==> flow/design.v <==
module ALU(
    clk,
    rst_n,
    valid,
    ready,
    mode,
    in_A,
    in_B,
    out
);
    input         clk, rst_n;
    input         valid;
    input  [1:0]  mode;  
    output        ready;
    input  [31:0] in_A, in_B;
    output [63:0] out;
    parameter IDLE = 3'd0;
    parameter MUL  = 3'd1;
    parameter DIV  = 3'd2;
    parameter AND = 3'd3;
    parameter OR = 3'd4;
    parameter OUT  = 3'd5;
    reg  [ 2:0] state, state_nxt;
    reg  [ 4:0] counter, counter_nxt;
    reg  [63:0] shreg, shreg_nxt;
    reg  [31:0] alu_in, alu_in_nxt;
    reg  [32:0] alu_out;
    reg         ready;
    assign out = shreg;
    always @(*) begin
        if(state==OUT) ready = 1;
        else ready = 0;
    end
    always @(*) begin
        case(state)
            IDLE: begin
                if(!valid)                state_nxt = IDLE;
                else if(valid && mode==0) state_nxt = MUL;
                else if(valid && mode==1) state_nxt = DIV;
                else if(valid && mode==2) state_nxt = AND;
                else                      state_nxt = OR;
            end
            MUL : state_nxt = (counter==31) ? OUT : MUL;
            DIV : state_nxt = (counter==31) ? OUT : DIV;
            AND : state_nxt = OUT;
            OR  : state_nxt = OUT;
            OUT : state_nxt = IDLE;
            default : state_nxt = IDLE;
        endcase
    end
    always @(*) begin
        if(state==MUL && counter<31) begin
            counter_nxt = counter + 1;
        end
        else if(state==DIV && counter<31) begin
            counter_nxt = counter + 1;
        end
        else begin
            counter_nxt = 0;
        end
    end
    always @(*) begin
        case(state)
            IDLE: begin
                if (valid) begin
                    alu_in_nxt = in_B;
                end
                else begin
                    alu_in_nxt = 0;
                end
            end
            OUT : begin
                alu_in_nxt = 0;
            end
            default: begin
                alu_in_nxt = alu_in;
            end
        endcase
    end
    always @(*) begin
        case(state)
            IDLE: alu_out = 0;
            MUL : begin
                if(shreg[0]==1)
                    alu_out = alu_in + shreg[63:32];
                else
                    alu_out = shreg[63:32];
            end
            DIV : begin
                if(shreg[62:31]>=alu_in) begin
                    alu_out = shreg[62:31] - alu_in;
                end
                else begin 
                    alu_out = shreg[62:31];
                end
            end
            AND : alu_out = shreg[31:0] & alu_in;
            OR  : alu_out = shreg[31:0] | alu_in;
            OUT : alu_out = 0;
            default : alu_out = 0;
        endcase
    end
    always @(*) begin
        case(state)
            IDLE: begin
                if (valid) begin
                    shreg_nxt[31:0] = in_A;
                    shreg_nxt[63:32] = 32'b0;
                end
                else begin
                    shreg_nxt[31:0] = 0;
                    shreg_nxt[63:32] = 32'b0;
                end
            end
            MUL : begin
                shreg_nxt = {alu_out, shreg[31:1]};
            end
            DIV : begin
                shreg_nxt = {alu_out[31:0], shreg[30:0], (shreg[62:31]>=alu_in)};
            end
            AND : shreg_nxt = {31'b0, alu_out};
            OR  : shreg_nxt = {31'b0, alu_out};
            OUT :  
            shreg_nxt = shreg;
            default :  
            shreg_nxt = shreg;
        endcase
    end
    always @(posedge clk or negedge rst_n) begin
        if (!rst_n) begin
            state <= IDLE;
            counter <= 0;
            shreg <= 0;
            alu_in <= 0;
        end
        else begin
            state <= state_nxt;
            counter <= counter_nxt;
            shreg <= shreg_nxt;
            alu_in <= alu_in_nxt;
        end
    end
endmodule
==> flow/run.sh <==
#!/bin/bash
# the make line also repeats each setting of config.mk as NAME=value (left out here)
make -C /OpenROAD-flow-scripts/flow DESIGN_CONFIG=/design/flow/config.mk WORK_HOME=/design/flow/orfs CLKGATE_MAP_FILE= finish
==> flow/config.mk <==
export PLATFORM = sky130hd
export DESIGN_NAME = ALU
export DESIGN_NICKNAME = ALU
export VERILOG_FILES = /design/flow/design.v
export SDC_FILE = /design/flow/constraint.sdc
export NUM_CORES = 4
export LEC_CHECK = 0
export CAP_MARGIN = 20
export CELL_PAD_IN_SITES_DETAIL_PLACEMENT = 0
export CELL_PAD_IN_SITES_GLOBAL_PLACEMENT = 0
export CORE_MARGIN = 2
export CORE_UTILIZATION = 70
export SETUP_SLACK_MARGIN = 0.61
export SLEW_MARGIN = 20
==> flow/constraint.sdc <==
create_clock -name core_clock -period 3.85 [get_ports {clk}]
set_input_delay 0.7700 -clock core_clock [delete_from_list [all_inputs] [get_ports {clk}]]
set_output_delay 0.7700 -clock core_clock [all_outputs]
set_load 0.01 [all_outputs]
==> notes.md, run 1 <==
Physical implementation

The flow did not finish. The terminating stage of the flow is global routing (5_1_grt). The first error in the log reads "[ERROR GRT-0232] Routing congestion too high. Check the congestion heatmap in the GUI". The synthesis report gives the async set-or-reset register share as 100%. The placement stage leaves a total instance area of 11600 um^2.

The fraction of the mapped netlist area in simple logic gates is 17.3%. Yosys reports that the most numerous cell types are sky130_fd_sc_hd__o21ai_0 (124), sky130_fd_sc_hd__nand2_1 (122), sky130_fd_sc_hd__dfrtp_1 (106). The number of enable-type register cells in the synthesized netlist is 0. The synthesized instance count is 1267. Per the CTS log, the buffer count on the longest clock path is 2. The placeable core region is 13900 um^2. In this run, the synthesized area fraction spent on AND-OR/OR-AND gates is recorded as 35.4%.

The number of buffers added by the clock tree synthesis step is 9. The post-place setup slack is 268 ps. The floorplan step set the die height to 123 um. The number of buffers inserted by port buffering is 133. The die width is 123 um.

The cell at the root of the clock tree is sky130_fd_sc_hd__clkbuf_16. The library cell occupying the most area in the post-synthesis netlist is sky130_fd_sc_hd__dfrtp_1. Sequential elements use 26.9% of the synthesized area. During I/O placement, the number of pins put on the boundary was 134.

In this run, the synthesized area fraction spent on xor and xnor cells is recorded as 4.31%. The total nets after synthesis is 1404. The most frequent cell after synthesis is sky130_fd_sc_hd__o21ai_0. The area share of the largest cell type after synthesis is 26.7%. The average instance area after synthesis is 7.85 um^2. The site row count is 43.

The CTS log lists the clock sinks for this run as 107. Per the CTS log, the maximum H-tree level is 3. The global route stage reports its total congestion overflow as 22. The detailed placer's ending HPWL is 26.6 mm. Once the floorplan was initialized, standard cells occupied 71.7% of the core.

The count of yosys warnings during synthesis is 1. The number of flip-flops and latches in the synthesized netlist is 107. The portion of netlist area occupied by mux cells is 1.74%. The overall global routing resource usage is 82.4%. The last weighted congestion value of the routability-driven placer is 1.07. The gate-level netlist out of Yosys references 85 unique cell types. The commonest register cell is sky130_fd_sc_hd__dfrtp_1. The synthesized area is 9950 um^2. The yosys cell count is 1267. The total die size is 15200 um^2. The number of buffers inserted for hold repair after clock tree synthesis is 0. After synthesis, the largest family of logic cells by area is AND-OR/OR-AND gates. In the synthesis report, Yosys lists the chip area as 9950 um^2.

For reference, the top cells by area after synthesis are sky130_fd_sc_hd__dfrtp_1 (27%), sky130_fd_sc_hd__ha_1 (8.3%), sky130_fd_sc_hd__o21ai_0 (6.2%), sky130_fd_sc_hd__a21oi_1 (5.3%), sky130_fd_sc_hd__nand2_1 (4.6%). The synthesized netlist devotes 8.80% of its cell area to adder and majority cells.
-- layer usage --
layer	GRT usage (%)	GRT overflow
met3	71.6	0
met5	49.3	0
met1	82.6	0
met2	94.6	10
met4	79.8	12
-- stage by stage --
stage               instances  utilization, %  hold WS, ps
global placement         1553            83.3          457
floorplan                1267               -          433
detailed placement       1553            83.3          495
CTS                      1598            88.7          457
-- timing repair --
action,in CTS
cloned,1
resized,44
pin swaps,12
buffers inserted,28
endpoints found under the setup margin,63
==> inputs of run 2 (changes only) <==
CAP_MARGIN = 40   (was 20)
CELL_PAD_IN_SITES_DETAIL_PLACEMENT = 2   (was 0)
CELL_PAD_IN_SITES_GLOBAL_PLACEMENT = 1   (was 0)
CORE_ASPECT_RATIO = 0.59   (was unset)
CORE_MARGIN = 6   (was 2)
CORE_UTILIZATION = 26   (was 70)
GPL_TIMING_DRIVEN = 1   (was unset)
HOLD_SLACK_MARGIN = 0.1   (was unset)
MIN_ROUTING_LAYER = met2   (was unset)
PLACE_DENSITY_LB_ADDON = 0.03   (was unset)
SETUP_SLACK_MARGIN = unset   (was 0.61)
clock period = 5.12 ns   (was 3.85 ns; I/O delays follow)
==> run 2 against run 1 <==
- now clean on timing, DRC and antenna
- die area grew to 2.8 times the previous value
- area after synthesis is the same
- synthesized cell count is the same
==> notes.md, run 2 <==
Physical implementation

Looking at the group totals, the largest power group turns out to be combinational logic. Excluding fillers, the count of instances in the completed layout stands at 1900. The clock tree from TritonCTS is done. The library cell occupying the most area in the post-synthesis netlist is sky130_fd_sc_hd__dfrtp_1.

The number of vias per cell is 8.29. STA classifies the critical path startpoint as a register. The switching share of total power is 58.5%. The pin slew with the least headroom to its limit is 943 ps. The placeable core region is 37300 um^2 (+170%).

Per the post-route antenna check, the number of violating nets is 0. The tally of filler cells in the layout is 4252. The number of buffers inserted for hold repair after clock tree synthesis is 0 (unchanged). The script reports the combined buffer and inverter count of the critical path as 2. After detailed routing, the number of remaining DRC violations is 0. Once routing completed, OpenROAD measured the worst setup slack at 440 ps.

For reference, the most critical setup path is categorized as register to register. After layout, the worst path uses 91.4% of the clock period. The combinational-cell power consumption is 0.00752 W. The maximum buffer depth of the clock tree is 2 (unchanged). The register share of total power is 18.7%. The buffer count from post-CTS setup fixing is 0 (-100%). The most common cell in the synthesized netlist is sky130_fd_sc_hd__o21ai_0.

Endpoints failing hold in the final report were tallied at 0. The number of warnings the tools reported is 26. The number of nets in the layout is 1525. The number of setup violations in the final report is 0. The number of gates resized after cts is 0 (-100%). The clock period minus final worst setup slack is 4680 ps. The number of buffers inserted by port buffering is 133 (unchanged). The sink count of the clock tree was 107 (unchanged). Per STA, the highest per-stage delay on the worst path measures 760 ps. The last weighted congestion value of the routability-driven placer is 1.01 (-5.7%). The flow reports that combinational logic draws 73.1% of the design power. The via count of the first global-routing pass is 18800.

The post-synthesis sequential area ratio is 26.9% (unchanged). The worst hold path class is primary input to async pin. The post-place setup slack was 1040 ps (+769 ps).

The post-synthesis compound-gate area fraction is 35.4% (unchanged). The portion of netlist area occupied by mux cells is 1.74% (unchanged). Walking the critical path from launch to capture passes 12 cell instances. The synthesized instance count is 1267 (unchanged). Adding up every negative setup slack in the final design gives 0 ps. The library cell contributing the largest single delay on the critical path is sky130_fd_sc_hd__a31oi_1.

The area taken by multi-input combinational cells is reported as 6740 um^2. The arrival time of the worst setup path is 4990 ps. The sequential power reported by the tool is 0.00193 W. Looking at the worst setup and hold paths, the clock pins of their registers show a slew of 100 ps. The number of cell instances on the worst register-to-register path is 12. The die span in y is 162 um (+32%). The die width is 267 um (+120%). The I/O pin count came to 134 (unchanged). The max-slew violation count is 0. The area added between synthesis and finish is 25.0%. The worst-path maximum fanout is 13.

The cell area power density is 827 nW/um^2. In this run the register-to-register setup slack is 440 ps. By area the synthesized netlist is led by sky130_fd_sc_hd__dfrtp_1 (27%), sky130_fd_sc_hd__ha_1 (8.3%), sky130_fd_sc_hd__o21ai_0 (6.2%), sky130_fd_sc_hd__a21oi_1 (5.3%), sky130_fd_sc_hd__nand2_1 (4.6%). The parity-gate share of the synthesized area counting xor and xnor cells came to 4.31% (unchanged). The deepest level of the CTS H-tree is 3 (unchanged). The total via count after detailed routing is 15700.

The capture point of the critical path was reported as shreg[22]. The worst voltage drop across the vdd grid is 0.000341 V. The detailed placer's ending HPWL is 43.7 mm (+64%).

The number of placed instances, taps included is 1877 (+21%). In the final routed layout, each cell accounts on average for 32.0 um. Looking at the power breakdown, the clock network takes 8.2% of the total. The endpoint required time on the critical path is 5430 ps. The number of enable-type register cells in the synthesized netlist is 0 (unchanged). Timing would allow up to 0.214 GHz. The total nets after synthesis came to 1404 (unchanged).

The first global-routing pass estimated 89.1 mm of wire. The number of maximum-capacitance constraint violations is 0. The number of library cell types mapped by synthesis came to 85 (unchanged). The async set-reset flop share out of synthesis is 100% (unchanged). The synthesized area is 9950 um^2 (unchanged).

The kind of cell with the highest combined delay on the critical path is AND-OR/OR-AND gates. Per the layout area report, the register area comes to 2680 um^2. The residual overflow from global routing is 0. The global routing report lists combined usage of all routing layers as 42.0%. The clock network power reported by the tool is 0.000843 W. The total die size is 43300 um^2 (+180%). Listed in order, past its start point the critical path passes inv_1 > ha_1 > nor2b_1 > o21bai_1 > a31oi_2 > o211ai_1 > a21oi_2 > o21ai_4 > a31oi_1 > o21ai_0 > buf_4 > a221o_1. The area fraction in full adders, half adders and majority gates is 8.80% (unchanged). The maximum number of pins on one net before global-route repair is 59.

Setup repair after global routing left no endpoint under its margin. The number of buffers added by the clock tree synthesis step is 9 (unchanged). The average instance area after synthesis is 7.85 um^2 (unchanged). The number of antenna violations at the first check in global routing is 0. The internal power of the cells totals 0.00427 W.

The cell at the root of the clock tree is sky130_fd_sc_hd__clkbuf_16. The share of the core filled with cells is 33.3%. The commonest cells after synthesis are sky130_fd_sc_hd__o21ai_0 (124), sky130_fd_sc_hd__nand2_1 (122), sky130_fd_sc_hd__dfrtp_1 (106). The area share of the largest cell type after synthesis is 26.7% (unchanged). The flow ran to the end and the layout has no timing, DRC or antenna violations.

The count of yosys warnings during synthesis came to 1 (unchanged). The site row count came to 54 (+26%). The leakage power is 5.14 nW. The launching point of the worst reg2reg path is alu_in[1]. The capture point of the worst reg-to-reg path is shreg[22]. The area of the synthesized netlist per yosys stat is 9950 um^2 (unchanged). The yosys cell count is 1267 (unchanged).

The script extracted a net switching power of 0.00602 W. The floorplan utilization came to 26.7% (-45 points). The fraction of the mapped netlist area in simple logic gates is 17.3% (unchanged). Once iteration 0 of detailed routing completed, the report listed 2121 DRC markers.

The worst clock skew is 19.5 ps. The largest family of logic cells by area is AND-OR/OR-AND gates. The top flip-flop cell by instance count after synthesis is sky130_fd_sc_hd__dfrtp_1. Per STA, the startpoint of the critical path is alu_in[1]. The total iterations of the first detailed-routing run is 9. STA classifies the critical path endpoint as a register. The number of flip-flops and latches in the synthesized netlist was 107 (unchanged). For the worst-skew pair, the clock arrives at the later sink with an insertion delay of 420 ps. The routed wire length is 60.9 mm. Across all checked pins, the minimum headroom to the slew limit is 37.2%.
-- run 2: cell type report --
class	count	area share (%)
Multi-Input combinational cell	1022	54.2
Sequential cell	107	21.6
Timing Repair Buffer	185	14.8
Tap cell	504	5.07
Clock buffer	10	1.92
Inverter	63	1.90
Clock inverter	6	0.503
Antenna cell	3	0.0604
-- run 2: layer usage --
layer	global-route usage [%]	part of all wire, %
met1	-	0
met2	39.2	40
met3	68.6	51
met4	7.18	5.6
met5	38.8	2.9
-- run 2: metrics by stage --
stage | cell area [um^2] | power (W) | hold WS [ps]
finish | 12400 | 0.0103 | 465
CTS | 12400 | 0.00960 | 470
detailed placement | 12100 | 0.00873 | 457
global placement | 12000 | 0.00861 | 457
floorplan | 9950 | 0.00587 | 433
global route | 12400 | 0.0108 | 466
==> inputs of run 3 (changes only) <==
CAP_MARGIN = 20   (was 40)
CELL_PAD_IN_SITES_DETAIL_PLACEMENT = unset   (was 2)
CELL_PAD_IN_SITES_GLOBAL_PLACEMENT = unset   (was 1)
CORE_ASPECT_RATIO = unset   (was 0.59)
CORE_MARGIN = 2   (was 6)
CORE_UTILIZATION = 59   (was 26)
GPL_TIMING_DRIVEN = unset   (was 1)
HOLD_SLACK_MARGIN = unset   (was 0.1)
MIN_ROUTING_LAYER = unset   (was met2)
PLACE_DENSITY_LB_ADDON = unset   (was 0.03)
SETUP_SLACK_MARGIN = 1.58   (was unset)
clock period = 5.92 ns   (was 5.12 ns; I/O delays follow)
==> run 3 against run 2 <==
- largest cell class unchanged
- largest power group unchanged
- sequential share of layout area is 1.3 points higher
- fmax is 18% higher
- still clean
- setup slack better by 1500 ps
==> notes.md, run 3 <==
Physical implementation

The number of cells on the critical path came to 12 (unchanged). The sink count of the clock tree was 107 (unchanged). The post-synthesis compound-gate area fraction is 35.4% (unchanged). The final non-filler cell area is 11700 um^2 (-5.7%). The number of maximum-capacitance constraint violations is 0 (unchanged). The area share of the largest cell type after synthesis came to 26.7% (unchanged). The slack of the worst reg-to-reg path came to 1960 ps (+1520 ps).

The I/O pin count is 134 (unchanged). The power group with the highest consumption is combinational logic. The pin slew with the least headroom to its limit is 900 ps (-42.2 ps). The clock input transition at the sequential cells of the worst setup and hold paths is 100 ps (about the same).

The arrival time of the worst setup path is 4180 ps (-810 ps). The switching share of total power is 53.0% (-5.5 points). The worst clock skew came to 12.7 ps (-6.76 ps). The overall global routing resource usage was 40.5% (-1.5 points). The power drawn by the sequential cells is 0.00155 W (-20%). The number of buffers inserted for hold repair after clock tree synthesis came to 0 (unchanged). On the critical path the largest part of the delay comes from AND-OR/OR-AND gates. The site row count is 47 (-13%).

The placeable core region was 16500 um^2 (-56%). The area added between synthesis and finish is 17.8%. The internal cell power is 0.00353 W (-17%).

The number of enable-type register cells in the synthesized netlist is 0 (unchanged). The cell area power density is 641 nW/um^2 (-22%). The number of buffers inserted by port buffering came to 133 (unchanged).

The insertion delay at the late pin of the worst-skew pair came to 380 ps (-40 ps). The leakage power is 4.95 nW (-3.7%). The biggest area contributor in the post-synthesis netlist is sky130_fd_sc_hd__dfrtp_1. The max-slew violation count is 0 (unchanged). The number of nets in the layout is 1493 (-2.1%). The detailed placer's ending HPWL was 26.0 mm (-41%). STA classifies the critical path startpoint as a register. The number of cell instances on the worst register-to-register path is 12 (unchanged). The power of the clock network came to 0.000685 W (-19%).

The total via count after detailed routing is 11000 (-30%). The die span in y came to 134 um (-18%). The floorplan utilization is 60.2% (+34 points). Setup repair after global routing left no endpoint under its margin. The switching power of the nets is 0.00399 W (-34%). The slowest stage of the critical path belongs to the cell sky130_fd_sc_hd__o21ai_2. The number of routed nets with antenna violations is 0 (unchanged). The tally of filler cells in the layout is 1391 (-67%). The post-route worst setup slack came to 1960 ps (+1520 ps). The buffer count from post-CTS setup fixing is 0 (unchanged). The endpoint required time on the critical path came to 6150 ps (+720 ps). The start point of the worst min-delay path is counter[0]. The total negative setup slack is 0 ps (unchanged). The worst setup path startpoint is alu_in[1]. The number of library cell types mapped by synthesis is 85 (unchanged). The number of vias per cell is 6.98 (-16%). The type recorded for the worst min-delay path is register to register. According to the timing report, the critical path is captured at shreg[23]. The launching point of the worst reg2reg path is alu_in[1]. The peak clock frequency supported by timing came to 0.253 GHz (+18%).

The area of the synthesized netlist per yosys stat was 9950 um^2 (unchanged). The number of buffers added by the clock tree synthesis step came to 9 (unchanged). The tree is rooted in a sky130_fd_sc_hd__clkbuf_16. The run finished with no timing, DRC or antenna violations. The remaining routing DRC violations is 0 (unchanged). The normalized max-slew margin is 39.6% (+2.5 points). The routed length per instance was 23.1 um (-28%). The relative contribution of the clock network to total power is 9.1% (+0.9 points).

The total nets after synthesis is 1404 (unchanged). The portion of netlist area occupied by mux cells is 1.74% (unchanged). The number of antenna violations at the first check in global routing came to 0 (unchanged). The maximum number of pins on one net before global-route repair is 62 (+5.1%).

The final cell count without fillers is 1581 (-17%). The worst-path maximum fanout is 13 (unchanged). The endpoint of the worst hold-timing path is counter[0]. The path type of the worst setup path is register to register. The post-place setup slack is 2100 ps (+1060 ps). The combined buffer and inverter count along the critical path came to 2 (unchanged). The number of placed instances, taps included is 1565 (-17%).

The residual overflow from global routing is 0 (unchanged). The relative contribution of combinational cells to total power came to 70.3% (-2.8 points). The fraction of the mapped netlist area in simple logic gates is 17.3% (unchanged).

The parity-gate share of the synthesized area counting xor and xnor cells is 4.31% (unchanged). The maximum buffer depth of the clock tree came to 2 (unchanged). The number of gates resized after cts is 0 (unchanged). The most common cell in the synthesized netlist is sky130_fd_sc_hd__o21ai_0.

The deepest level of the CTS H-tree is 3 (unchanged). The synthesized area is 9950 um^2 (unchanged). The via count of the first global-routing pass is 10300 (-45%). The hold violation total from the final report is 0 (unchanged). The worst register-to-register path ends at shreg[23].

The ratio of final minimum period to clock period is 66.8% (-25 points). The yosys cell count is 1267 (unchanged). The total placed instance area is 11400 um^2 (-5.5%). The routed wire length came to 36.6 mm (-40%).

Along the worst hold path, the cell count comes to 1. The number of DRC violations after detailed-routing iteration 0 is 1530 (-28%). The clock period minus final worst setup slack came to 3960 ps (-722 ps). The last weighted congestion value of the routability-driven placer is 0.989 (-2.2%).

The top flip-flop cell by instance count after synthesis is sky130_fd_sc_hd__dfrtp_1. The number of diodes is 0 (-3). The synthesized instance count was 1267 (unchanged). The number of setup violations in the final report is 0 (unchanged). The wire length of the first global-routing pass was 56.7 mm (-36%). After synthesis, the largest family of logic cells by area is AND-OR/OR-AND gates. The count of yosys warnings during synthesis is 1 (unchanged). The number of flip-flops and latches in the synthesized netlist came to 107 (unchanged).

The average instance area after synthesis is 7.85 um^2 (unchanged). Counting instances in the post-synthesis netlist gives the leading cell types as sky130_fd_sc_hd__o21ai_0 (124), sky130_fd_sc_hd__nand2_1 (122), sky130_fd_sc_hd__dfrtp_1 (106). The worst voltage drop across the vdd grid was 0.000327 V (-4.2%). The signal on the critical path passes through inv_1 > ha_1 > nor2b_1 > o21bai_1 > a31oi_2 > o211ai_1 > a21oi_2 > o21ai_2 > buf_4 > o21ai_0 > a211oi_1 > o221ai_1. After synthesis, the cell types taking the most area are sky130_fd_sc_hd__dfrtp_1 (27%), sky130_fd_sc_hd__ha_1 (8.3%), sky130_fd_sc_hd__o21ai_0 (6.2%), sky130_fd_sc_hd__a21oi_1 (5.3%), sky130_fd_sc_hd__nand2_1 (4.6%). The total iterations of the first detailed-routing run is 8 (-1).

The area fraction in full adders, half adders and majority gates was 8.80% (unchanged). The register share of total power is 20.6% (+1.9 points). The total die size was 17900 um^2 (-59%).

The async set-reset flop share out of synthesis is 100% (unchanged). The clock tree from TritonCTS is done. STA classifies the critical path endpoint as a register.

The die width came to 134 um (-50%). The number of warnings the tools reported came to 28 (+7.7%). The post-synthesis sequential area ratio is 26.9% (unchanged). The combinational-cell power consumption came to 0.00528 W (-30%). The largest incremental delay on the critical path is 610 ps (-150 ps).
==> run 3: layout make-up <==
class                   instances  area (um^2)  share of cell area, %
well taps                     220          275                   2.35
clock inverters                 7         98.8                  0.843
flip-flops and latches        107         2680                   22.9
inverters                      63          236                   2.02
clock buffers                   9          225                   1.92
repair buffers                153         1480                   12.6
multi-input cells            1022         6730                   57.4
==> run 3: stage by stage <==
| step | util, % | hold WS, ps | power (W) |
|---|---|---|---|
| finish | 71.0 | 482 | 0.00752 |
| global route | 71.0 | 501 | 0.00801 |
| CTS | 71.0 | 490 | 0.00735 |
| detailed placement | 69.0 | 479 | 0.00664 |
| global placement | 69.0 | 451 | 0.00658 |
| floorplan | - | 433 | 0.00508 |
==> run 3: metal layers <==
metal | global-route usage, % | routed length, um | part of all wire (%)
met1 | 56.9 | 14700 | 40
met2 | 61.4 | 16000 | 44
met3 | 8.96 | 4590 | 13
met4 | 15.1 | 1260 | 3.5
met5 | 0 | 0 | 0
==> inputs of run 4 (changes only) <==
CORE_UTILIZATION = 67   (was 59)
CTS_CLUSTER_DIAMETER = 32   (was unset)
HOLD_SLACK_MARGIN = -0.08   (was unset)
SETUP_SLACK_MARGIN = -0.22   (was 1.58)
clock period = 2.92 ns   (was 5.92 ns; I/O delays follow)
==> run 4 against run 3 <==
- the run now fails in global routing (5_1_grt)
- synthesized cell count did not move
- area after synthesis unchanged
- die area down 12%
==> notes.md, run 4 <==
Physical implementation

The synthesized area is 9950 um^2 (unchanged). The post-synthesis compound-gate area fraction is 35.4% (unchanged). The largest family of logic cells by area is AND-OR/OR-AND gates.

The overall global routing resource usage is 103%. The deepest level of the CTS H-tree is 3 (unchanged). The last weighted congestion value of the routability-driven placer is 1.10 (+11%). The maximum buffer depth of the clock tree is 2 (unchanged). The residual overflow from global routing is 1224.

The count of yosys warnings during synthesis came to 1 (unchanged). In the post-synthesis netlist, the cell with the most instances is sky130_fd_sc_hd__o21ai_0. The run stopped with a tool error. The cell at the root of the clock tree is sky130_fd_sc_hd__clkbuf_16.

The top flip-flop cell by instance count after synthesis is sky130_fd_sc_hd__dfrtp_1. The area fraction in full adders, half adders and majority gates was 8.80% (unchanged). The number of buffers added by the clock tree synthesis step is 9 (unchanged). The I/O pin count is 134 (unchanged).

The site row count is 44 (-6.4%). The floorplan utilization is 68.5% (+8.2 points). The post-synthesis sequential area ratio came to 26.9% (unchanged).

The number of flip-flops and latches in the synthesized netlist is 107 (unchanged). The number of library cell types mapped by synthesis is 85 (unchanged). Yosys attributes the largest share of cell area to sky130_fd_sc_hd__dfrtp_1 (27%), sky130_fd_sc_hd__ha_1 (8.3%), sky130_fd_sc_hd__o21ai_0 (6.2%), sky130_fd_sc_hd__a21oi_1 (5.3%), sky130_fd_sc_hd__nand2_1 (4.6%). The tool reported: "[ERROR GRT-0232] Routing congestion too high. Check the congestion heatmap in the GUI".

The number of buffers inserted for hold repair after clock tree synthesis is 0 (unchanged). The yosys cell count is 1267 (unchanged). The total die size is 15800 um^2 (-12%). The die span in y is 126 um (-6.0%). The terminating stage of the flow is global routing (5_1_grt).

The sink count of the clock tree is 107 (unchanged). The total nets after synthesis is 1404 (unchanged). The portion of netlist area occupied by mux cells came to 1.74% (unchanged).

The async set-reset flop share out of synthesis is 100% (unchanged). The placeable core region is 14500 um^2 (-12%). The number of buffers inserted by port buffering is 133 (unchanged). The average instance area after synthesis was 7.85 um^2 (unchanged). The detailed placer's ending HPWL is 29.7 mm (+14%). For reference, the top cells by count after synthesis are sky130_fd_sc_hd__o21ai_0 (124), sky130_fd_sc_hd__nand2_1 (122), sky130_fd_sc_hd__dfrtp_1 (106).

The parity-gate share of the synthesized area counting xor and xnor cells came to 4.31% (unchanged). The post-place setup slack is -333 ps (-2430 ps). The fraction of the mapped netlist area in simple logic gates is 17.3% (unchanged). sky130_fd_sc_hd__dfrtp_1 takes more of the synthesized area than any other cell. The die width is 126 um (-6.0%).

The area of the synthesized netlist per yosys stat is 9950 um^2 (unchanged). The area share of the largest cell type after synthesis is 26.7% (unchanged). The number of enable-type register cells in the synthesized netlist is 0 (unchanged). The synthesized instance count is 1267 (unchanged).
[run 4: per-stage QoR]
stage | power, W | cells | hold slack (ps) | area (um^2) | util, %
3_5_place_dp | 0.0161 | 1738 | 472 | 12900 | 89.1
3_3_place_gp | 0.0156 | 1738 | 452 | 12900 | 89.1
4_1_cts | 0.0183 | 1764 | 241 | 13600 | 93.5
2_1_floorplan | 0.0103 | 1267 | 288 | 9950 | -
[run 4: routing by layer]
layer  overflow  global-route usage (%)
met5          6                    63.5
met4        335                     116
met3         31                    84.0
met2        825                     125
met1         27                    93.0
[run 4: timing repair]
action | in CTS
pin swaps | 21
gates cloned | 1
endpoints found under the setup margin | 50
setup buffers | 9
resized | 41
==> inputs of run 5 (changes only) <==
CORE_UTILIZATION = 32   (was 67)
CTS_CLUSTER_DIAMETER = 332   (was 32)
CTS_CLUSTER_SIZE = 91   (was unset)
HOLD_SLACK_MARGIN = unset   (was -0.08)
PLACE_DENSITY_LB_ADDON = 0.04   (was unset)
SETUP_SLACK_MARGIN = unset   (was -0.22)
TNS_END_PERCENT = 5   (was unset)
clock period = 8.0 ns   (was 2.92 ns; I/O delays follow)
==> run 5 against run 4 <==
- the run now finishes clean
- area after synthesis unchanged
- die area up 110%
- synthesized cell count unchanged
==> notes.md, run 5 <==
Physical implementation

The flow ran to the end and the layout has no timing, DRC or antenna violations. The last weighted congestion value of the routability-driven placer is 0.890 (-19%). By area, the combinational part of the netlist is dominated by AND-OR/OR-AND gates. The total negative setup slack is 0 ps. The final hold violation count recorded for this run is 0. Between clock sinks in the finished design, the worst skew comes to 14.9 ps.

The number of setup violations in the final report is 0. The number of cell instances on the worst register-to-register path is 12. The leakage power is 4.93 nW. The first global-routing pass estimated 62.3 mm of wire. The path type of the worst setup path is register to register. Post-route period utilization is reported as 50.8%. The average instance area after synthesis is 7.85 um^2 (unchanged). The total nets after synthesis is 1404 (unchanged). The portion of netlist area occupied by mux cells was 1.74% (unchanged). Along the worst path, the maximum fanout reaches 18. The area share of the largest cell type after synthesis is 26.7% (unchanged). Once detail routing completed, the nets flagged for antenna violations numbered 0. The endpoint identified for the worst register-to-register timing path is shreg[23]. The slack of the worst reg-to-reg path is 3940 ps.

The endpoint of the worst hold-timing path is counter[0]. The number of buffers inserted for hold repair after clock tree synthesis came to 0 (unchanged). The detailed placer's ending HPWL was 29.4 mm (-1.0%).

The post-synthesis compound-gate area fraction is 35.4% (unchanged). STA classifies the critical path startpoint as a register. The number of buffers inserted by port buffering is 133 (unchanged). The most frequent cell after synthesis is sky130_fd_sc_hd__o21ai_0.

The number of antenna violations at the first check in global routing was 0. The clock tree from TritonCTS is done. Among all stages on the critical path, the maximum delay recorded is 520 ps.

The type of destination of the critical path is a register. The cell area power density is 467 nW/um^2. Grouping stages by cell kind, the critical path spends the most delay in AND-OR/OR-AND gates. The register share of total power is 21.3%. The pin slew with the least headroom to its limit is 938 ps. The start point of the worst min-delay path is counter[0]. Walking the worst path, the cells encountered are inv_1 > ha_1 > nor2b_1 > o21bai_1 > a31oi_2 > o211ai_1 > a21oi_2 > o21ai_2 > buf_4 > o21ai_0 > a211oi_1 > o221ai_1. The internal cell power is 0.00260 W. The number of enable-type register cells in the synthesized netlist is 0 (unchanged).

The synthesized instance count is 1267 (unchanged). Counting I/O delays and the setup requirement, the final critical path takes 4060 ps. The tally of filler cells in the layout is 3250. The deepest level of the CTS H-tree was 3 (unchanged). The relative contribution of combinational cells to total power is 69.9%. The number of gates resized after cts is 0 (-100%). The site row count is 64 (+45%). The count of yosys warnings during synthesis is 1 (unchanged). The async set-reset flop share out of synthesis came to 100% (unchanged). 0 antenna diodes ended up in the layout. The maximum buffer depth of the clock tree came to 2 (unchanged).

The tightest hold path in the finished design has a slack of 471 ps. The via count of the first global-routing pass came to 9999. The overall global routing resource usage is 24.7%. The number of cells on the worst hold path is listed as 1. The launching point of the worst reg2reg path is alu_in[1].

Note that the worst hold path type here is register to register. The routed length per instance is 23.4 um. Following the worst setup path forward leads to its endpoint at shreg[23].

Yosys attributes the largest share of cell area to sky130_fd_sc_hd__dfrtp_1 (27%), sky130_fd_sc_hd__ha_1 (8.3%), sky130_fd_sc_hd__o21ai_0 (6.2%), sky130_fd_sc_hd__a21oi_1 (5.3%), sky130_fd_sc_hd__nand2_1 (4.6%). On the reported timing paths, the clock transition at the registers reads 90 ps. The I/O pin count came to 134 (unchanged). The combinational-cell power consumption is 0.00389 W.

For this run the aggregate overflow at the end of global routing stands at 0. The STA report counts the stages on the worst setup path as 12. The power drawn by the sequential cells is 0.00119 W.

In this run the tightest slew margin relative to its limit is 37.3%. At the end of the flow, the number of nets in the layout was 1491. The area of the synthesized netlist per yosys stat is 9950 um^2 (unchanged). The relative contribution of the clock network to total power is 8.7%.

The max-slew violation count is 0. The buffer count from post-CTS setup fixing is 0 (-9). Looking at the cell usage after synthesis, the top flip-flop cell is sky130_fd_sc_hd__dfrtp_1.

The number of warnings the tools reported is 26. The endpoint required time on the critical path is 8240 ps. The flow measured a signed area growth from synthesis to layout of 19.7%.

According to the timing report, the critical path is launched from alu_in[1]. The net switching power in the latest report is 0.00296 W. The placeable core region is 30600 um^2 (+110%).

The synthesized area was 9950 um^2 (unchanged). The routed wire length is 41.0 mm. The group that draws the most power in this run is combinational logic. For this block, the via count after detailed routing is 10400. The sink count of the clock tree came to 107 (unchanged). The fraction of the mapped netlist area in simple logic gates is 17.3% (unchanged). Derived from the worst setup path, the maximum achievable clock frequency is 0.246 GHz.

Of all cell types, the one taking the most synthesized area is sky130_fd_sc_hd__dfrtp_1. For this run, the detailed router's first-pass iteration total came to 5. The worst-case IR drop observed on VDD is 0.000181 V. The combined buffer and inverter count along the critical path is 2. The die width is 180 um (+43%). STA puts the critical path data arrival time at 4300 ps.

Setup repair after global routing left no endpoint under its margin. Dividing the detail-routed via count by the number of cells gives 5.94. The die span in y was 180 um (+43%).

The yosys cell count was 1267 (unchanged). The library cell contributing the largest single delay on the critical path is sky130_fd_sc_hd__o211ai_1. Per report_power, the Clock row totals 0.000485 W. The floorplan utilization is 32.5% (-36 points).

The number of library cell types mapped by synthesis is 85 (unchanged). The number of maximum-capacitance constraint violations is 0. The number of buffers added by the clock tree synthesis step was 9 (unchanged).

For reference, the top cells by count after synthesis are sky130_fd_sc_hd__o21ai_0 (124), sky130_fd_sc_hd__nand2_1 (122), sky130_fd_sc_hd__dfrtp_1 (106). The tree is rooted in a sky130_fd_sc_hd__clkbuf_16. The number of flip-flops and latches in the synthesized netlist is 107 (unchanged). The number of DRC violations after detailed-routing iteration 0 is 961.

The parity-gate share of the synthesized area counting xor and xnor cells is 4.31% (unchanged). The switching share of total power is 53.3%. The area fraction in full adders, half adders and majority gates was 8.80% (unchanged). The maximum number of pins on one net before global-route repair is 63. The post-synthesis sequential area ratio is 26.9% (unchanged).

The insertion delay at the late pin of the worst-skew pair is 380 ps. The remaining routing DRC violations is 0. The total die size is 32500 um^2 (+110%).
## run 5: final cells by class
cell class,count,area [um^2],share of cell area (%)
inverters,63,236,1.98
multi-input cells,1022,6740,56.6
clock buffers,9,225,1.89
clock inverters,7,71.3,0.599
well taps,396,495,4.16
repair buffers,151,1460,12.3
flip-flops and latches,107,2680,22.5
## run 5: layer usage
metal | up-vias | global-route usage, % | wire, um | part of all wire (%)
li1 | 4974 | - | - | -
met1 | 5067 | 34.6 | 19100 | 47
met2 | 346 | 39.6 | 18800 | 46
met3 | 45 | 3.50 | 2280 | 5.6
met4 | 0 | 6.81 | 829 | 2.0
met5 | - | 0 | 0 | 0
## run 5: metrics by stage
step | total power (W) | utilization, % | instances | setup slack, ps | cell area, um^2
3_5_place_dp | 0.00503 | 38.0 | 1739 | 3630 | 11600
5_1_grt | 0.00603 | 38.9 | 1755 | 3740 | 11900
4_1_cts | 0.00555 | 38.9 | 1755 | 3960 | 11900
6_report | 0.00556 | 38.9 | 1755 | 3940 | 11900
2_1_floorplan | 0.00376 | - | 1267 | 4860 | 9950
3_3_place_gp | 0.00504 | 38.0 | 1739 | 3650 | 11600
==> inputs of run 6 (changes only) <==
CORE_UTILIZATION = 40   (was 32)
CTS_CLUSTER_DIAMETER = unset   (was 332)
CTS_CLUSTER_SIZE = unset   (was 91)
PLACE_DENSITY_LB_ADDON = unset   (was 0.04)
SETUP_SLACK_MARGIN = 1.12   (was unset)
TNS_END_PERCENT = unset   (was 5)
clock period = 4.05 ns   (was 8.0 ns; I/O delays follow)
==> run 6 against run 5 <==
- core utilization up 22 points
- register-to-register slack got worse by 3100 ps
- highest routed layer unchanged
- worst hold slack gained 4.2 ps
- routed wire length increased by 7.0%
- final area increased by 25%
- flip-flop count is the same
- critical path depth rose by 1
- area after synthesis is the same
- first-iteration DRC count is 30% higher
==> notes.md, run 6 <==
Physical implementation

The yosys cell count is 1267 (unchanged). The normalized max-slew margin is 44.4% (+7.1 points). The total nets after synthesis came to 1404 (unchanged).

The remaining routing DRC violations is 0 (unchanged). The total negative setup slack is 0 ps (unchanged). The sink count of the clock tree is 107 (unchanged). The max-slew violation count is 0 (unchanged). The number of enable-type register cells in the synthesized netlist is 0 (unchanged). The switching power of the nets was 0.00759 W (+160%). The area of the synthesized netlist per yosys stat was 9950 um^2 (unchanged). The launching point of the worst reg2reg path is shreg[56]. The worst register-to-register path ends at shreg[20]. The arrival time of the worst setup path is 3440 ps (-860 ps). The portion of netlist area occupied by mux cells is 1.74% (unchanged). The number of warnings the tools reported is 29 (+12%). The cell area power density came to 1050 nW/um^2 (+120%). The area added between synthesis and finish is 49.3%. The peak clock frequency supported by timing is 0.314 GHz (+27%). The timing report shows that the slowest cell on the worst path is sky130_fd_sc_hd__dfrtp_2. The slack of the worst reg-to-reg path is 860 ps (-3080 ps). The last weighted congestion value of the routability-driven placer is 0.942 (+5.9%). The insertion delay at the late pin of the worst-skew pair is 370 ps (about the same). The largest family of logic cells by area is AND-OR/OR-AND gates.

The number of diodes is 0 (unchanged). The post-synthesis sequential area ratio came to 26.9% (unchanged). In the post-synthesis netlist, the cell with the most instances is sky130_fd_sc_hd__o21ai_0. The overall global routing resource usage is 31.8% (+7.1 points).

The clock period minus final worst setup slack is 3190 ps (-872 ps). The number of antenna violations at the first check in global routing was 0 (unchanged). Following the worst setup path forward leads to its endpoint at shreg[20]. The power drawn by the sequential cells is 0.00227 W (+91%). The routed length per instance was 23.6 um (+0.95%). The worst setup path startpoint is shreg[56]. The combined buffer and inverter count along the critical path is 3 (+1). The flow ran to the end and the layout has no timing, DRC or antenna violations. The library cell occupying the most area in the post-synthesis netlist is sky130_fd_sc_hd__dfrtp_1. The maximum number of pins on one net before global-route repair is 59 (-6.3%). The number of buffers inserted for hold repair after clock tree synthesis is 0 (unchanged). Setup repair after global routing could not meet its margin everywhere. The area fraction in full adders, half adders and majority gates is 8.80% (unchanged). The critical path goes through ha_4 > nand4_1 > buf_4 > nor3_4 > nand2_2 > o21ai_4 > or2_4 > o21a_4 > buf_12 > buf_8 > mux2i_4 > a31oi_2 > a221o_1. The number of routed nets with antenna violations is 0 (unchanged). The deepest level of the CTS H-tree came to 3 (unchanged). On the critical path the largest part of the delay comes from AND-OR/OR-AND gates. The number of setup violations in the final report is 0 (unchanged). The share of the core filled with cells came to 60.9% (+22 points). The ratio of final minimum period to clock period was 78.7% (+28 points). The die width is 162 um (-10%). The post-route worst hold slack is 475 ps (+4.24 ps). The cell at the root of the clock tree is sky130_fd_sc_hd__clkbuf_16. The clock input transition at the sequential cells of the worst setup and hold paths is 90 ps (about the same). The relative contribution of the clock network to total power is 6.5% (-2.2 points).

The worst clock skew was 12.0 ps (-2.91 ps). The number of nets in the layout came to 1668 (+12%). The combinational-cell power consumption came to 0.0123 W (+220%). The number of maximum-capacitance constraint violations is 0 (unchanged). The number of cells on the critical path came to 13 (+1). The count of yosys warnings during synthesis is 1 (unchanged). The die span in y was 162 um (-10%). The fraction of the mapped netlist area in simple logic gates is 17.3% (unchanged). The post-synthesis compound-gate area fraction is 35.4% (unchanged).

The detailed placer's ending HPWL is 28.9 mm (-1.6%). The number of buffers inserted by port buffering is 133 (unchanged). The total via count after detailed routing is 11800 (+13%). The site row count was 57 (-11%). The hold violation total from the final report is 0 (unchanged). The largest part of the power goes to combinational logic.

The total iterations of the first detailed-routing run is 10 (+5). According to the hold report, the worst path is of the register to register type. The synthesized instance count is 1267 (unchanged). The register share of total power came to 14.6% (-6.7 points). The number of cell instances on the worst register-to-register path is 13 (+1). Looking at the setup timing report, the critical path kind is register to register. The maximum buffer depth of the clock tree came to 2 (unchanged). The synthesized area came to 9950 um^2 (unchanged). The top flip-flop cell by instance count after synthesis is sky130_fd_sc_hd__dfrtp_1. The total die size is 26200 um^2 (-20%).

The category of the worst setup path launch point is a register. The endpoint required time on the critical path is 4300 ps (-3940 ps). The final total power is 0.0156 W (+180%). The async set-reset flop share out of synthesis came to 100% (unchanged). The number of vias per cell came to 6.33 (+6.5%). The number of flip-flops and latches in the synthesized netlist is 107 (unchanged).

The worst voltage drop across the vdd grid is 0.000491 V (+170%). The floorplan utilization was 40.8% (+8.3 points). The worst-path maximum fanout was 6 (-12). The via count of the first global-routing pass is 11200 (+12%). The number of DRC violations after detailed-routing iteration 0 was 1250 (+30%). The largest incremental delay on the critical path is 450 ps (-70 ps). The wire length of the first global-routing pass was 64.8 mm (+4.0%). The type of destination of the critical path is a register. The internal cell power is 0.00797 W (+210%). The parity-gate share of the synthesized area counting xor and xnor cells is 4.31% (unchanged). The residual overflow from global routing came to 0 (unchanged). The area share of the largest cell type after synthesis is 26.7% (unchanged). The placeable core region is 24400 um^2 (-20%). The switching share of total power is 48.8% (-4.5 points). The post-place setup slack is 297 ps (-3330 ps). The path with the worst hold slack has its endpoint at counter[0]. The power of the clock network is 0.00101 W (+110%).

The relative contribution of combinational cells to total power is 78.9% (+9.0 points). The number of library cell types mapped by synthesis is 85 (unchanged). The worst hold path stage count is 1 (unchanged).

The pin slew with the least headroom to its limit is 834 ps (-104 ps). TritonCTS built the clock tree. The leakage power is 6.01 nW (+22%).

The number of buffers added by the clock tree synthesis step is 9 (unchanged). The start point of the worst min-delay path is counter[0]. The post-route worst setup slack is 861 ps (-3080 ps). Sorting the synthesized cells by area gives the leading types as sky130_fd_sc_hd__dfrtp_1 (27%), sky130_fd_sc_hd__ha_1 (8.3%), sky130_fd_sc_hd__o21ai_0 (6.2%), sky130_fd_sc_hd__a21oi_1 (5.3%), sky130_fd_sc_hd__nand2_1 (4.6%). The routed wire length came to 43.8 mm (+7.0%).

In the synthesized netlist, the cells that appear most often are sky130_fd_sc_hd__o21ai_0 (124), sky130_fd_sc_hd__nand2_1 (122), sky130_fd_sc_hd__dfrtp_1 (106). The average instance area after synthesis came to 7.85 um^2 (unchanged). The I/O pin count is 134 (unchanged).
-- run 6: area by class of cell --
cell class                 instances  area [um^2]
clock inverter                     7         95.1
inverter                          63          236
sequential                       107         2730
clock buffer                       9          225
fill                            2117         9530
multi-input combinational       1023         8180
tap                              324          405
timing repair buffer             327         2990
-- run 6: stage by stage --
| step | area [um^2] | std cells |
|---|---|---|
| floorplan | 10100 | 1267 |
| global placement | 11800 | 1690 |
| detailed placement | 11800 | 1690 |
| CTS | 13600 | 1792 |
| global route | 14900 | 1860 |
| finish | 14900 | 1860 |
-- run 6: metal layers --
| layer | vias up | GRT usage [%] | wire, um |
|---|---|---|---|
| met4 | 0 | 12.4 | 1430 |
| met2 | 599 | 51.4 | 20600 |
| li1 | 5327 | - | - |
| met1 | 5738 | 42.8 | 18400 |
| met5 | - | 0 | 0 |
| met3 | 116 | 4.88 | 3380 |
-- run 6: repair_timing --
action	4_1_cts	5_1_grt
gates cloned	2	0
setup endpoints to repair	64	64
resized	187	170
endpoints found under the hold margin	0	0
buffers inserted	84	68
pin swaps	80	74
==> inputs of run 7 (changes only) <==
ABC_AREA = 1   (was unset)
CAP_MARGIN = 0   (was 20)
CORE_UTILIZATION = 72   (was 40)
CTS_CLUSTER_DIAMETER = 53   (was unset)
CTS_CLUSTER_SIZE = 15   (was unset)
HOLD_SLACK_MARGIN = 0.3   (was unset)
SETUP_SLACK_MARGIN = 0.61   (was 1.12)
clock period = 4.14 ns   (was 4.05 ns; I/O delays follow)
==> run 7 against run 6 <==
- core utilization up 24 points
- clock skew up 3.1 ps
- register-to-register slack about the same
- final cell count up 15%
- largest power group unchanged
==> notes.md, run 7 <==
Physical implementation

The average instance area after synthesis is 6.21 um^2 (-21%). The most numerous cell type found on the critical path is sky130_fd_sc_hd__nand2_1. The synthesized area is 11400 um^2 (+14%). The total negative setup slack is 0 ps (unchanged). The cell family contributing the most delay on the critical path is simple AND/OR/NAND/NOR gates.

The number of flip-flops and latches in the synthesized netlist was 107 (unchanged). The number of DRC violations after detailed-routing iteration 0 is 2716 (+120%). TritonCTS built the clock tree. The largest incremental delay on the critical path is 470 ps (+20 ps). The critical path endpoint is shreg[47]. The post-synthesis compound-gate area fraction came to 17.8% (-18 points). The final cell count without fillers came to 2142 (+15%). The endpoint required time on the critical path is 4400 ps (+100 ps).

The number of enable-type register cells in the synthesized netlist was 0 (unchanged). The dominant power group in this design is combinational logic. Setup repair after global routing left no endpoint under its margin. The site row count is 45 (-21%).

The portion of netlist area occupied by mux cells came to 0% (-1.7 points). The routed length per instance came to 20.9 um (-11%). The switching power of the nets was 0.00651 W (-14%). The slack of the worst reg-to-reg path is 860 ps (about the same).

The arrival time of the worst setup path came to 3540 ps (+100 ps). The area share of the largest cell type after synthesis is 23.4% (-3.3 points). The register share of total power is 19.2% (+4.6 points). The number of warnings the tools reported is 28 (-3.4%). The sink count of the clock tree came to 107 (unchanged). The area of the synthesized netlist per yosys stat came to 11400 um^2 (+14%). The die width is 130 um (-20%). The number of cell instances on the worst register-to-register path was 16 (+3).

The I/O pin count is 134 (unchanged). The buffer count from post-CTS setup fixing was 0 (-100%). The wire length of the first global-routing pass came to 67.8 mm (+4.7%). The clock period minus final worst setup slack was 3280 ps (+86.2 ps). The deepest level of the CTS H-tree is 3 (unchanged).

The number of buffers inserted by port buffering is 133 (unchanged). The largest family of logic cells by area is simple AND/OR/NAND/NOR gates. The number of antenna violations at the first check in global routing is 0 (unchanged). The die span in y came to 130 um (-20%). The residual overflow from global routing is 0 (unchanged).

For this run, the leading register cell type out of synthesis is sky130_fd_sc_hd__dfrtp_1. The parity-gate share of the synthesized area counting xor and xnor cells is 2.08% (-2.2 points). The number of buffers inserted for hold repair after clock tree synthesis is 0 (unchanged). The number of library cell types mapped by synthesis is 50 (-41%).

The number of setup violations in the final report is 0 (unchanged). The detailed placer's ending HPWL is 32.7 mm (+13%). The combined buffer and inverter count along the critical path is 3 (unchanged).

The timing report shows that the slowest cell on the worst path is sky130_fd_sc_hd__dfrtp_1. The post-synthesis sequential area ratio is 23.6% (-3.3 points). The worst voltage drop across the vdd grid is 0.000442 V (-10%). The remaining routing DRC violations is 0 (unchanged). The hold violation total from the final report is 0 (unchanged). Per STA, the worst path is made up of inv_1 > ha_1 > nand2_1 > inv_1 > a21oi_1 > nand2_1 > nand2_1 > nand2_1 > nor2_4 > nand2_4 > inv_2 > nand2_1 > nand3_1 > nand3_1 > nand3_1 > nand3_1.

The total nets after synthesis is 1965 (+40%). The worst-path maximum fanout is 40 (+34). The number of cells on the critical path came to 16 (+3). The peak clock frequency supported by timing was 0.305 GHz (-2.6%).

The number of routed nets with antenna violations came to 0 (unchanged). The placeable core region is 15300 um^2 (-37%). The async set-reset flop share out of synthesis is 100% (unchanged). The number of gates resized after cts was 0 (-100%). The pin slew with the least headroom to its limit came to 1260 ps (+426 ps). The internal cell power is 0.00467 W (-41%). The most frequent cell after synthesis is sky130_fd_sc_hd__nand2_1. The last weighted congestion value of the routability-driven placer was 1.11 (+17%).

Hold analysis lists the worst path endpoint as counter[0]. The combinational-cell power consumption is 0.00813 W (-34%). The max-slew violation count is 0 (unchanged). The number of placed instances, taps included was 2126 (+26%).

The total iterations of the first detailed-routing run is 22 (+12). Ranked by instance count, the synthesized netlist is headed by sky130_fd_sc_hd__nand2_1 (448), sky130_fd_sc_hd__inv_1 (276), sky130_fd_sc_hd__nand3_1 (218). The synthesized instance count is 1828 (+44%). The library cell occupying the most area in the post-synthesis netlist is sky130_fd_sc_hd__dfrtp_1.

The clock input transition at the sequential cells of the worst setup and hold paths is 90 ps (about the same). The relative contribution of the clock network to total power was 8.1% (+1.6 points). Ranked by total cell area, the synthesized netlist is headed by sky130_fd_sc_hd__dfrtp_1 (23%), sky130_fd_sc_hd__nand2_1 (15%), sky130_fd_sc_hd__nand3_1 (9.6%), sky130_fd_sc_hd__inv_1 (9.1%), sky130_fd_sc_hd__ha_1 (7.3%). The insertion delay at the late pin of the worst-skew pair came to 380 ps (about the same). The path type of the worst setup path is register to register. In this run the clock root is driven by a sky130_fd_sc_hd__clkbuf_16. The category of the worst setup path launch point is a register. The fraction of the mapped netlist area in simple logic gates came to 36.4% (+19 points).

The yosys cell count is 1828 (+44%). The maximum number of pins on one net before global-route repair is 70 (+19%). The run finished with no timing, DRC or antenna violations. The number of vias per cell is 6.70 (+5.8%).

The min-delay analysis places its worst path in the category register to register. The worst hold path stage count was 1 (unchanged). The total via count after detailed routing came to 14400 (+22%). The worst setup path startpoint is alu_in[23]. The overall global routing resource usage was 52.5% (+21 points). The number of maximum-capacitance constraint violations came to 0 (unchanged).

The start point of the worst min-delay path is counter[0]. The power of the clock network is 0.000907 W (-10%). The leakage power is 6.48 nW (+7.9%).

The launching point of the worst reg2reg path is alu_in[23]. The number of diodes came to 0 (unchanged). The capture point of the worst reg-to-reg path is shreg[47].

The number of nets in the layout came to 2063 (+24%). The total die size is 16800 um^2 (-36%). The area fraction in full adders, half adders and majority gates is 7.62% (-1.2 points). The area added between synthesis and finish is 15.0%. The worst clock skew came to 15.1 ps (+3.13 ps). The count of yosys warnings during synthesis came to 1 (unchanged). The relative contribution of combinational cells to total power was 72.7% (-6.2 points). The routed wire length was 44.7 mm (+2.0%). The ratio of final minimum period to clock period is 79.1% (+0.37 points).

The switching share of total power is 58.2% (+9.5 points). The via count of the first global-routing pass is 13200 (+18%). The number of buffers added by the clock tree synthesis step is 9 (unchanged).

The type of destination of the critical path is a register. The power drawn by the sequential cells came to 0.00215 W (-5%). The normalized max-slew margin came to 16.0% (-28 points).

The floorplan utilization came to 74.2% (+33 points). The cell area power density came to 856 nW/um^2 (-18%). The maximum buffer depth of the clock tree was 2 (unchanged).
-- run 7: area by class of cell --
cell class	instances	area, um^2
fillers	1031	2250
well taps	211	264
clock buffers	10	239
clock inverters	6	52.6
inverters	291	1090
multi-input cells	1364	7260
flip-flops and latches	107	2680
repair buffers	153	1480
-- run 7: routing by layer --
layer / vias up / share of wire (%) / GRT usage (%)
met1: 6326 / 35 / 68.0
met2: 1428 / 40 / 74.7
li1: 6217 / - / -
met5: - / 0 / 0
met3: 388 / 19 / 23.5
met4: 0 / 7.2 / 25.4
-- run 7: through the flow --
step | area (um^2) | hold WS (ps) | util (%) | setup WS, ps | power (W)
floorplan | 11400 | 428 | - | 1850 | 0.00724
global placement | 12800 | 449 | 83.4 | 1130 | 0.00944
detailed placement | 12800 | 452 | 83.4 | 1090 | 0.00964
CTS | 13100 | 469 | 85.3 | 1060 | 0.0106
global route | 13100 | 499 | 85.3 | 741 | 0.0117
finish | 13100 | 475 | 85.3 | 865 | 0.0112
==> inputs of run 8 (changes only) <==
ABC_AREA = unset   (was 1)
CAP_MARGIN = 20   (was 0)
CELL_PAD_IN_SITES_DETAIL_PLACEMENT = 0   (was unset)
CELL_PAD_IN_SITES_GLOBAL_PLACEMENT = 0   (was unset)
CORE_UTILIZATION = 71   (was 72)
CTS_CLUSTER_DIAMETER = unset   (was 53)
CTS_CLUSTER_SIZE = unset   (was 15)
HOLD_SLACK_MARGIN = unset   (was 0.3)
PLACE_DENSITY_LB_ADDON = 0.04   (was unset)
clock period = 2.36 ns   (was 4.14 ns; I/O delays follow)
==> run 8 against run 7 <==
- area after synthesis down 12%
- die area down 11%
- synthesized cell count down 31%
- the flow now stops in detailed placement (3_5_place_dp)
==> notes.md, run 8 <==
Physical implementation

The average instance area after synthesis is 7.85 um^2 (+26%). The number of enable-type register cells in the synthesized netlist is 0 (unchanged). The number of flip-flops and latches in the synthesized netlist was 107 (unchanged).

The largest family of logic cells by area is AND-OR/OR-AND gates. The number of library cell types mapped by synthesis is 85 (+70%). The library cell occupying the most area in the post-synthesis netlist is sky130_fd_sc_hd__dfrtp_1. The die width is 122 um (-5.6%). The floorplan utilization was 72.2% (-1.9 points). The area fraction in full adders, half adders and majority gates was 8.80% (+1.2 points). The count of yosys warnings during synthesis is 1 (unchanged). The number of buffers inserted by port buffering is 133 (unchanged).

The stage where the run came to a stop is detailed placement (3_5_place_dp). The portion of netlist area occupied by mux cells is 1.74% (+1.7 points). Ranked by instance count, the synthesized netlist is headed by sky130_fd_sc_hd__o21ai_0 (124), sky130_fd_sc_hd__nand2_1 (122), sky130_fd_sc_hd__dfrtp_1 (106). The total die size is 15000 um^2 (-11%). The total nets after synthesis is 1404 (-29%).

The run stopped with a tool error. The post-synthesis compound-gate area fraction is 35.4% (+18 points). The post-synthesis sequential area ratio came to 26.9% (+3.3 points). The fraction of the mapped netlist area in simple logic gates is 17.3% (-19 points). The I/O pin count came to 134 (unchanged). The first error in the log reads "[ERROR DPL-0033] detailed placement checks failed during check placement". The parity-gate share of the synthesized area counting xor and xnor cells is 4.31% (+2.2 points). The synthesized area is 9950 um^2 (-12%).

The yosys cell count is 1267 (-31%). The area of the synthesized netlist per yosys stat is 9950 um^2 (-12%). The die span in y is 122 um (-5.6%). The last weighted congestion value of the routability-driven placer came to 1.09 (-1.1%). The synthesized instance count is 1267 (-31%).

In the post-synthesis netlist, the cell with the most instances is sky130_fd_sc_hd__o21ai_0. The async set-reset flop share out of synthesis is 100% (unchanged). Yosys attributes the largest share of cell area to sky130_fd_sc_hd__dfrtp_1 (27%), sky130_fd_sc_hd__ha_1 (8.3%), sky130_fd_sc_hd__o21ai_0 (6.2%), sky130_fd_sc_hd__a21oi_1 (5.3%), sky130_fd_sc_hd__nand2_1 (4.6%). The site row count is 43 (-4.4%). The area share of the largest cell type after synthesis is 26.7% (+3.3 points). The most used flip-flop cell after synthesis is sky130_fd_sc_hd__dfrtp_1. The placeable core region is 13800 um^2 (-10%).
## run 8: metrics by stage
step / hold WS, ps / setup slack [ps] / std cells / instance area [um^2]
after floorplan: 176 / -618 / 1267 / 10300
after global placement: 452 / -732 / 1787 / 13700
==> inputs of run 9 (changes only) <==
CELL_PAD_IN_SITES_GLOBAL_PLACEMENT = 3   (was 0)
CORE_MARGIN = 10   (was 2)
CORE_UTILIZATION = 24   (was 71)
CTS_CLUSTER_DIAMETER = 335   (was unset)
CTS_CLUSTER_SIZE = 98   (was unset)
PLACE_DENSITY_LB_ADDON = unset   (was 0.04)
SETUP_SLACK_MARGIN = -0.22   (was 0.61)
==> run 9 against run 8 <==
- the layout now fails its checks (negative setup slack)
- die area rose to 3.3 times the previous value
- synthesized cell count stayed put
- area after synthesis did not move
==> notes.md, run 9 <==
Physical implementation

The flow ran to the end, but the layout failed its checks. Failing layout checks were recorded as negative setup slack. The parity-gate share of the synthesized area counting xor and xnor cells came to 4.31% (unchanged). The report puts the cell count of the worst reg-to-reg path at 13. Once placement finished, the instance area stood at 14700 um^2. The switching share of total power is 47.1%. According to the CTS report, the clock sink count is 107. Ranked by instance count, the synthesized netlist is headed by sky130_fd_sc_hd__o21ai_0 (124), sky130_fd_sc_hd__nand2_1 (122), sky130_fd_sc_hd__dfrtp_1 (106). Sequential cells burn 11.5% of the power. The area of combinational cells with multiple inputs is 8320 um^2. The post-synthesis sequential area ratio came to 26.9% (unchanged). The slack of the worst reg-to-reg path is -780 ps.

TritonCTS built the clock tree. The worst clock skew is 19.5 ps. The violation tally recorded at the end of detailed-routing iteration 0 is 940. The placeable core region is 40900 um^2 (+200%).

The critical path's slowest stage uses the library cell sky130_fd_sc_hd__or4_4. The internal cell power is 0.0163 W. The largest incremental delay on the critical path is 560 ps.

The synthesized instance count is 1267 (unchanged). The area share of the largest cell type after synthesis is 26.7% (unchanged). The number of placed instances, taps included is 2198.

The last weighted congestion value of the routability-driven placer is 0.860 (-21%). Grouping non-sequential cells by family puts the most area in AND-OR/OR-AND gates. The script reports the combined buffer and inverter count of the critical path as 2. The number of buffers inserted by port buffering came to 133 (unchanged). The category of the worst setup path launch point is a register. On the critical path the data arrives at 3430 ps. The analysis attributes to net switching a power of 0.0145 W. For this design the ratio of total power to cell area is 1820 nW/um^2. Timing would allow up to 0.319 GHz. The number of warnings the tools reported is 29. Per STA, the startpoint of the critical path is shreg[48]. The registers of the reported paths see a clock transition of 90 ps. The insertion delay at the late pin of the worst-skew pair is 410 ps. The most frequent cell after synthesis is sky130_fd_sc_hd__o21ai_0. Looking at the max-slew report, the worst-margin pin has a slew of 646 ps. The number of flip-flops and latches in the synthesized netlist is 107 (unchanged). The power of the clock network is 0.00174 W.

For this sky-water flow run, the detailed-routed wirelength per cell is reported as 24.7 um. The floorplan utilization is 24.3% (-48 points). The average instance area after synthesis is 7.85 um^2 (unchanged).

The worst path in the final design needs a cycle of 3140 ps, including I/O delays and setup. The layout stage reports a final design area of 16900 um^2. The worst-path maximum fanout is 4. For this run the detailed placement stage logged an HPWL of 42.0 mm. The number of library cell types mapped by synthesis was 85 (unchanged). The critical path endpoint is shreg[46]. Per report_power, the Sequential row totals 0.00354 W.

STA puts the critical path data required time at 2650 ps. Summed over all instances, the cell type with the most area after synthesis is sky130_fd_sc_hd__dfrtp_1. The post-route worst setup slack is -777 ps. The setup path with the least slack is of type register to register.

In this run the remaining antenna-violating nets after routing total 0. Post-synth the commonest register cell is sky130_fd_sc_hd__dfrtp_1. Per the CTS log, the root buffer master is sky130_fd_sc_hd__clkbuf_16. Leaving out filler cells and counting taps, the final layout contains 2265. The synthesized area is 9950 um^2 (unchanged).

The post-synthesis compound-gate area fraction is 35.4% (unchanged). The number of antenna violations at the first check in global routing is 0. The first global-routing pass estimated 83.0 mm of wire.

Listed in order, past its start point the critical path passes ha_4 > and3_4 > nand2_4 > or4_4 > o21ai_4 > or2_4 > o21ai_4 > buf_6 > and3_4 > a311oi_2 > buf_4 > nor2_1 > a221o_1. Hold repair after CTS inserted 0 buffers. Setup repair after global routing could not meet its margin everywhere. The final total power is 0.0308 W. The area fraction in full adders, half adders and majority gates came to 8.80% (unchanged). The I/O pin count was 134 (unchanged).

The yosys cell count is 1267 (unchanged). Of the available clock period, the critical path in the final layout requires 133%. The maximum buffer depth of the clock tree is 2. The async set-reset flop share out of synthesis is 100% (unchanged).

The total die size was 50000 um^2 (+230%). The routed layout has 12000 vias. The deepest level of the CTS H-tree is 3. The die span in y is 224 um (+83%).

The number of buffers added by the clock tree synthesis step is 9. According to the finish report, the design has a final net count of 1865. The portion of netlist area occupied by mux cells is 1.74% (unchanged). The most critical hold endpoint after final layout shows a slack of 62.4 ps. The area of the synthesized netlist per yosys stat came to 9950 um^2 (unchanged). On the critical path the largest part of the delay comes from simple AND/OR/NAND/NOR gates. STA on the placed design reports a worst setup slack of -1250 ps. STA classifies the critical path endpoint as a register.

The total nets after synthesis is 1404 (unchanged). Dividing the detail-routed via count by the number of cells gives 5.31. Entering global routing, the biggest net connects 53 pins. The number of diodes is 0. The number of enable-type register cells in the synthesized netlist is 0 (unchanged). The die width is 224 um (+83%). Summing all flip-flop and latch instances after layout gives 2700 um^2.

The flow reports that the clock network draws 5.7% of the design power. After detailed routing, the number of remaining DRC violations is 0. After synthesis, the cell types taking the most area are sky130_fd_sc_hd__dfrtp_1 (27%), sky130_fd_sc_hd__ha_1 (8.3%), sky130_fd_sc_hd__o21ai_0 (6.2%), sky130_fd_sc_hd__a21oi_1 (5.3%), sky130_fd_sc_hd__nand2_1 (4.6%). The normalized max-slew margin is 56.9%.

The number of setup violations in the final report is 64. The analysis reports a worst IR drop on VDD of 0.000716 V. The power group with the highest consumption is combinational logic. The count of yosys warnings during synthesis was 1 (unchanged). The hold violation total from the final report is 0. Pins over their slew limit in the final report were tallied at 0. The via count of the first global-routing pass came to 12400. The number of maximum-capacitance constraint violations is 0. The number of cells on the critical path is 13.

The launching point of the worst reg2reg path is shreg[48]. The routed wire length is 55.9 mm. The leakage power is 7.09 nW. Summed over all routing layers, the global router reports a total usage of 21.9%.

According to the hold report, the worst path is of the primary input to async pin type. The area added between synthesis and finish is 69.9%. The site row count came to 74 (+72%).

The tally of filler cells in the layout is 4222. The relative contribution of combinational cells to total power is 82.8%. The pre-antenna-repair detailed-routing pass consisted of 6 iterations. The residual overflow from global routing is 0. The fraction of the mapped netlist area in simple logic gates was 17.3% (unchanged). The capture point of the worst reg-to-reg path is shreg[46]. Per report_power, the Combinational row totals 0.0255 W.
run 9: cell type report:
class,instances,area share [%]
multi-input combinational,1022,49.2
timing repair buffer,525,27.7
sequential,107,16.0
tap,532,3.94
clock buffer,13,1.48
inverter,63,1.40
clock inverter,3,0.281
run 9: what timing repair did:
action,CTS,global route
gates resized,208,101
gates cloned,0,0
setup endpoints to repair,64,64
pin swaps,91,78
buffers inserted,36,27
run 9: layer usage:
metal	vias up	global-route usage [%]	part of all wire, %
met5	-	0	0
met4	0	7.08	2.1
met3	52	2.63	4.3
met2	299	36.1	47
met1	5959	29.1	46
li1	5718	-	-
run 9: through the flow:
stage / setup TNS, ps / utilization, %
2_1_floorplan: -27110 / -
3_3_place_gp: -51630 / 35.9
3_5_place_dp: -52800 / 35.9
4_1_cts: -39170 / 39.6
5_1_grt: -49040 / 41.3
6_report: -41880 / 41.3
Power and IR drop assume default switching activity.
